==> inputs of 01-06 <==
Design AHB2CAN_top, start of the top module:
module AHB2CAN_top
(
	input logic HCLK, HRESETn, HWRITE, HSEL,
	input logic [31:0] HADDR, HWDATA,
	input logic [1:0] HTRANS,
	input logic [2:0] HBURST, HSIZE,
	output logic [31:0] HRDATA,
	output logic HRESP, HREADYOUT,
	input logic rx_data,
	output logic tx_data
);
export LEC_CHECK = 0
export CAP_MARGIN = 20
export CELL_PAD_IN_SITES_GLOBAL_PLACEMENT = 1
export CORE_MARGIN = 9
export CORE_UTILIZATION = 48
export CTS_CLUSTER_DIAMETER = 257
export CTS_CLUSTER_SIZE = 30
export HOLD_SLACK_MARGIN = 0.28
export MAX_ROUTING_LAYER = met4
export SLEW_MARGIN = 25
create_clock -name core_clock -period 10.0 [get_ports {HCLK}]
run.sh (not shown) runs the stock make flow with config.mk's settings and CLKGATE_MAP_FILE=.
==> 07-04 (differences from 01-06) <==
==> flow/config.mk (replaced) <==
export PLATFORM = sky130hd
export DESIGN_NAME = AHB2CAN_top
export DESIGN_NICKNAME = AHB2CAN_top
export VERILOG_FILES = /design/flow/design.v
export SDC_FILE = /design/flow/constraint.sdc
export NUM_CORES = 4
export LEC_CHECK = 0
export CAP_MARGIN = 20
export CORE_MARGIN = 2
export CORE_UTILIZATION = 61
export SLEW_MARGIN = 20
==> flow/constraint.sdc (replaced) <==
create_clock -name core_clock -period 4.94 [get_ports {HCLK}]
set_input_delay 0.9880 -clock core_clock [delete_from_list [all_inputs] [get_ports {HCLK}]]
set_output_delay 0.9880 -clock core_clock [all_outputs]
set_load 0.01 [all_outputs]
==> 03-14 (differences from 01-06) <==
==> flow/config.mk (replaced) <==
export PLATFORM = sky130hd
export DESIGN_NAME = AHB2CAN_top
export DESIGN_NICKNAME = AHB2CAN_top
export VERILOG_FILES = /design/flow/design.v
export SDC_FILE = /design/flow/constraint.sdc
export NUM_CORES = 4
export LEC_CHECK = 0
export CAP_MARGIN = 20
export CORE_MARGIN = 2
export CORE_UTILIZATION = 70
export CTS_CLUSTER_DIAMETER = 100
export SETUP_SLACK_MARGIN = 0.69
export SLEW_MARGIN = 20
==> flow/constraint.sdc (replaced) <==
create_clock -name core_clock -period 4.94 [get_ports {HCLK}]
set_input_delay 0.9880 -clock core_clock [delete_from_list [all_inputs] [get_ports {HCLK}]]
set_output_delay 0.9880 -clock core_clock [all_outputs]
set_load 0.01 [all_outputs]
==> comparison <==
- Register-to-register slack, lowest first: 07-04, 03-14, 01-06.
- Hold slack: 01-06 is better than 03-14 (0.0020 ns).
- In 01-06 the via count is smaller than in 07-04, by about 3.7%.
- Setup slack, lowest first: 03-14, 07-04, 01-06.
- Clock skew, highest first: 03-14, 07-04, 01-06.
- Sequential share of layout area, highest first: 01-06, 07-04, 03-14.
- 03-14 passed the timing, design-rule and antenna checks. 01-06 finished clean. 07-04 finished clean.
- Between 07-04 and 03-14, the lower first-iteration DRC count is in 07-04 (gap about 30%, measured against 03-14).
==> figures <==
Final worst-path setup slack: 03-14 0.009840 ns; 07-04 0.05343 ns; 01-06 0.9458 ns
Length of routed met2 wiring: 03-14 43310 um; 07-04 41920 um; 01-06 45000 um
Post-route worst hold slack: 03-14 0.3642 ns; 07-04 0.2057 ns; 01-06 0.3662 ns
Total placed instance area: 03-14 32130 um^2; 07-04 32300 um^2; 01-06 32280 um^2
Number of antenna violations at the first check in global routing: 03-14 1; 07-04 1; 01-06 0
HP Class: 03-14 reg -> reg; 07-04 in -> async; 01-06 reg -> reg
Insertion Delay late pin: 03-14 0.66 ns; 07-04 0.66 ns; 01-06 0.67 ns
Depth of the worst hold-timing path: 03-14 0; 07-04 -; 01-06 0
Detailed-route wire length: 03-14 86710 um; 07-04 84470 um; 01-06 87540 um
Overall fraction of global-route tracks in use: 03-14 36.97%; 07-04 32.00%; 01-06 23.78%
Ratio of layout area to synthesized area: 03-14 1.1545x; 07-04 1.1303x; 01-06 1.0731x
RSZ-0062 raised after global routing: 03-14 yes; 07-04 no; 01-06 no
Power share of the sequential group: 03-14 50.7%; 07-04 48.6%; 01-06 63.2%
Clock network share of area: 03-14 7.165%; 07-04 8.179%; 01-06 3.305%
Number of global-route vias before repair: 03-14 25000; 07-04 23800; 01-06 22920
Outcome: 03-14 no timing/DRC/antenna violations; 07-04 no timing/DRC/antenna violations; 01-06 no timing/DRC/antenna violations

========
==> inputs of v30 <==
Starting RTL as in the previous note.
==> flow/design.v (excerpt) <==
module AHB2CAN_top
(
	input logic HCLK, HRESETn, HWRITE, HSEL,
	input logic [31:0] HADDR, HWDATA,
	input logic [1:0] HTRANS,
	input logic [2:0] HBURST, HSIZE,
	output logic [31:0] HRDATA,
	output logic HRESP, HREADYOUT,
	input logic rx_data,
	output logic tx_data
);
reg [31:0] sensor_data;
reg [15:0] address, command_data;
reg slave_wait, renable, wenable;
reg [2:0] data_size, burst_size;
reg sensor_fifo_full, sensor_fifo_empty, sensor_read, sensor_write, command_fifo_full, command_fifo_empty, command_read, command_write;
reg [31:0] command_rdata, sensor_rdata, command_wdata, sensor_wdata;
reg read_fifo, write_fifo;
reg [31:0] CAN_rx_data, CAN_tx_data;
AHB_Slave AHBS (.HCLK(HCLK), 
		.HRESETn(HRESETn), 
		.HWRITE(HWRITE),
		.HSEL(HSEL),
		.HADDR(HADDR),
		.HWDATA(HWDATA),
		.HTRANS(HTRANS),
		.HBURST(HBURST),
		.HSIZE(HSIZE),
		.HRDATA(HRDATA),
		.HRESP(HRESP),
		.HREADYOUT(HREADYOUT),
		.sensor_data(sensor_data),
  ...
Settings: LEC_CHECK=0, CAP_MARGIN=20, CELL_PAD_IN_SITES_DETAIL_PLACEMENT=0, CELL_PAD_IN_SITES_GLOBAL_PLACEMENT=0, CORE_MARGIN=2, CORE_UTILIZATION=72, CTS_CLUSTER_DIAMETER=98, CTS_CLUSTER_SIZE=14, MAX_ROUTING_LAYER=met4, PLACE_DENSITY_LB_ADDON=0.28, SETUP_SLACK_MARGIN=0.62, SLEW_MARGIN=20; clock period 4.94 ns.
==> inputs of v16, as changes to v30 <==
- CELL_PAD_IN_SITES_DETAIL_PLACEMENT: 0 -> not set
- CELL_PAD_IN_SITES_GLOBAL_PLACEMENT: 0 -> not set
- CORE_UTILIZATION: 72 -> 40
- CTS_CLUSTER_DIAMETER: 98 -> not set
- CTS_CLUSTER_SIZE: 14 -> not set
- MAX_ROUTING_LAYER: met4 -> not set
- MIN_ROUTING_LAYER: not set -> met2
- PLACE_DENSITY_LB_ADDON: 0.28 -> not set
- SETUP_SLACK_MARGIN: 0.62 -> 1.73
==> flow/constraint.sdc (replaced) <==
create_clock -name core_clock -period 10.0 [get_ports {HCLK}]
set_input_delay 2.0000 -clock core_clock [delete_from_list [all_inputs] [get_ports {HCLK}]]
set_output_delay 2.0000 -clock core_clock [all_outputs]
set_load 0.01 [all_outputs]
==> inputs of v35, as changes to v30 <==
- CTS_CLUSTER_DIAMETER: 98 -> 97
- CTS_CLUSTER_SIZE: 14 -> 29
- PLACE_DENSITY_LB_ADDON: 0.28 -> 0.14
- SETUP_SLACK_MARGIN: 0.62 -> 2.52
- SLEW_MARGIN: 20 -> 0
==> flow/constraint.sdc (replaced) <==
create_clock -name core_clock -period 9.76 [get_ports {HCLK}]
set_input_delay 1.9520 -clock core_clock [delete_from_list [all_inputs] [get_ports {HCLK}]]
set_output_delay 1.9520 -clock core_clock [all_outputs]
set_load 0.01 [all_outputs]
==> qor summary <==
| item | v35 | v16 | v30 |
|---|---|---|---|
| Number of antenna violations at the first check in global routing | 2 | 0 | 2 |
| Cell at the slowest stage of the critical path | sky130_fd_sc_hd__dfxtp_2 | sky130_fd_sc_hd__dfxtp_4 | sky130_fd_sc_hd__dfxtp_2 |
| Pre-placement core utilization | 0.725 | 0.403 | 0.725 |
| Outcome | complete, no violations | finished with violations | complete, no violations |
| Violated checks | - | design-rule violations | - |
| Static power due to leakage | 11.9 nW | 12.8 nW | 12.6 nW |
| R2r startpoint | CFIFO.READ_COUNTER.count_out[1] | CFIFO.READ_COUNTER.count_out[1] | CFIFO.READ_COUNTER.count_out[0] |
| Global-route wire length before repair | 126,000 um | 139,000 um | 132,000 um |
| Global Route met2 Usage | 0.613 | 0.401 | 0.638 |
| Switching power total | 1.11 mW | 1.52 mW | 2.53 mW |
| WHS | 360 ps | 346 ps | 131 ps |
| Via-to-Cell Ratio | 7.09 | 8.10 | 7.19 |
| Tapcell Cnt | 585 | 1,040 | 585 |
| Post-detailed-placement half-perimeter wirelength | 44,600 um | 47,500 um | 45,900 um |
| Worst hold endpoint | CANbus.RX_SR.RX_SR.parallel_out[17] | CANbus.RX_SR.RX_SR.parallel_out[13] | - |
| Deepest level of the CTS H-tree | 1 | 3 | 2 |
| Setup slack after placement | 1730 ps | 1420 ps | 151 ps |
| Routability cong. | 0.831 | 0.786 | 0.828 |
| Seq/total area | 0.480 | 0.451 | 0.462 |
| Clock power frac | 0.334 | 0.500 | 0.426 |
| Total die size | 44,900 um^2 | 80,000 um^2 | 44,900 um^2 |
| Logic gate share of total power | 0.026 | 0.021 | 0.022 |
| Die height | 212 um | 283 um | 212 um |
| Final Cell Area | 33,200 um^2 | 35,400 um^2 | 34,500 um^2 |

========
==> zinc <==
Starting RTL as in the previous note.
==> flow/design.v (excerpt) <==
module AHB2CAN_top
(
	input logic HCLK, HRESETn, HWRITE, HSEL,
	input logic [31:0] HADDR, HWDATA,
	input logic [1:0] HTRANS,
	input logic [2:0] HBURST, HSIZE,
	output logic [31:0] HRDATA,
	output logic HRESP, HREADYOUT,
	input logic rx_data,
	output logic tx_data
);
Settings: LEC_CHECK=0, CAP_MARGIN=20, CELL_PAD_IN_SITES_DETAIL_PLACEMENT=0, CELL_PAD_IN_SITES_GLOBAL_PLACEMENT=0, CORE_MARGIN=2, CORE_UTILIZATION=72, CTS_CLUSTER_SIZE=29, MAX_ROUTING_LAYER=met4, PLACE_DENSITY_LB_ADDON=0.28, SLEW_MARGIN=20; clock period 5.21 ns.
==> willow (differences from zinc) <==
--- a/flow/config.mk
+++ b/flow/config.mk
@@ -10,7 +10,8 @@
 export CELL_PAD_IN_SITES_GLOBAL_PLACEMENT = 0
 export CORE_MARGIN = 2
 export CORE_UTILIZATION = 72
+export CTS_CLUSTER_DIAMETER = 97
 export CTS_CLUSTER_SIZE = 29
 export MAX_ROUTING_LAYER = met4
-export PLACE_DENSITY_LB_ADDON = 0.28
+export PLACE_DENSITY_LB_ADDON = 0.14
 export SLEW_MARGIN = 20
==> flow/constraint.sdc (replaced) <==
create_clock -name core_clock -period 16.0 [get_ports {HCLK}]
set_input_delay 3.2000 -clock core_clock [delete_from_list [all_inputs] [get_ports {HCLK}]]
set_output_delay 3.2000 -clock core_clock [all_outputs]
set_load 0.01 [all_outputs]
==> impl_metrics.csv <==
group,metric,value,unit
detailed_routing,post_drt_via_cell_ratio,7.23,
cts,postCtsSetupBuffers,1,
detailed_routing,wl,86.0,mm
power,pwr_density_cell,335,nW/um^2
power,comb_power_share,2.0,%
power,clkPwrFrac,48.3,%
run_status,status,"finished clean",
placed_design,place_ws,311,ps
# the run above: zinc

==> impl_metrics.csv <==
group,metric,value,unit
run_status,status,"finished clean",
yosys,synthFlopType,"dfxtp_1",
placed_design,place_ws,2940,ps
worst_setup_path,crit_arrival,10000,ps
detailed_routing,wl,78.1,mm
power,clkPwrFrac,34.3,%
detailed_routing,post_drt_via_cell_ratio,6.99,
power,comb_power_share,2.4,%
cells_and_area,syn2layout_area_growth,6.06,%
# the run above: willow

No activity file was given, so power comes from the tool's default toggle rates.
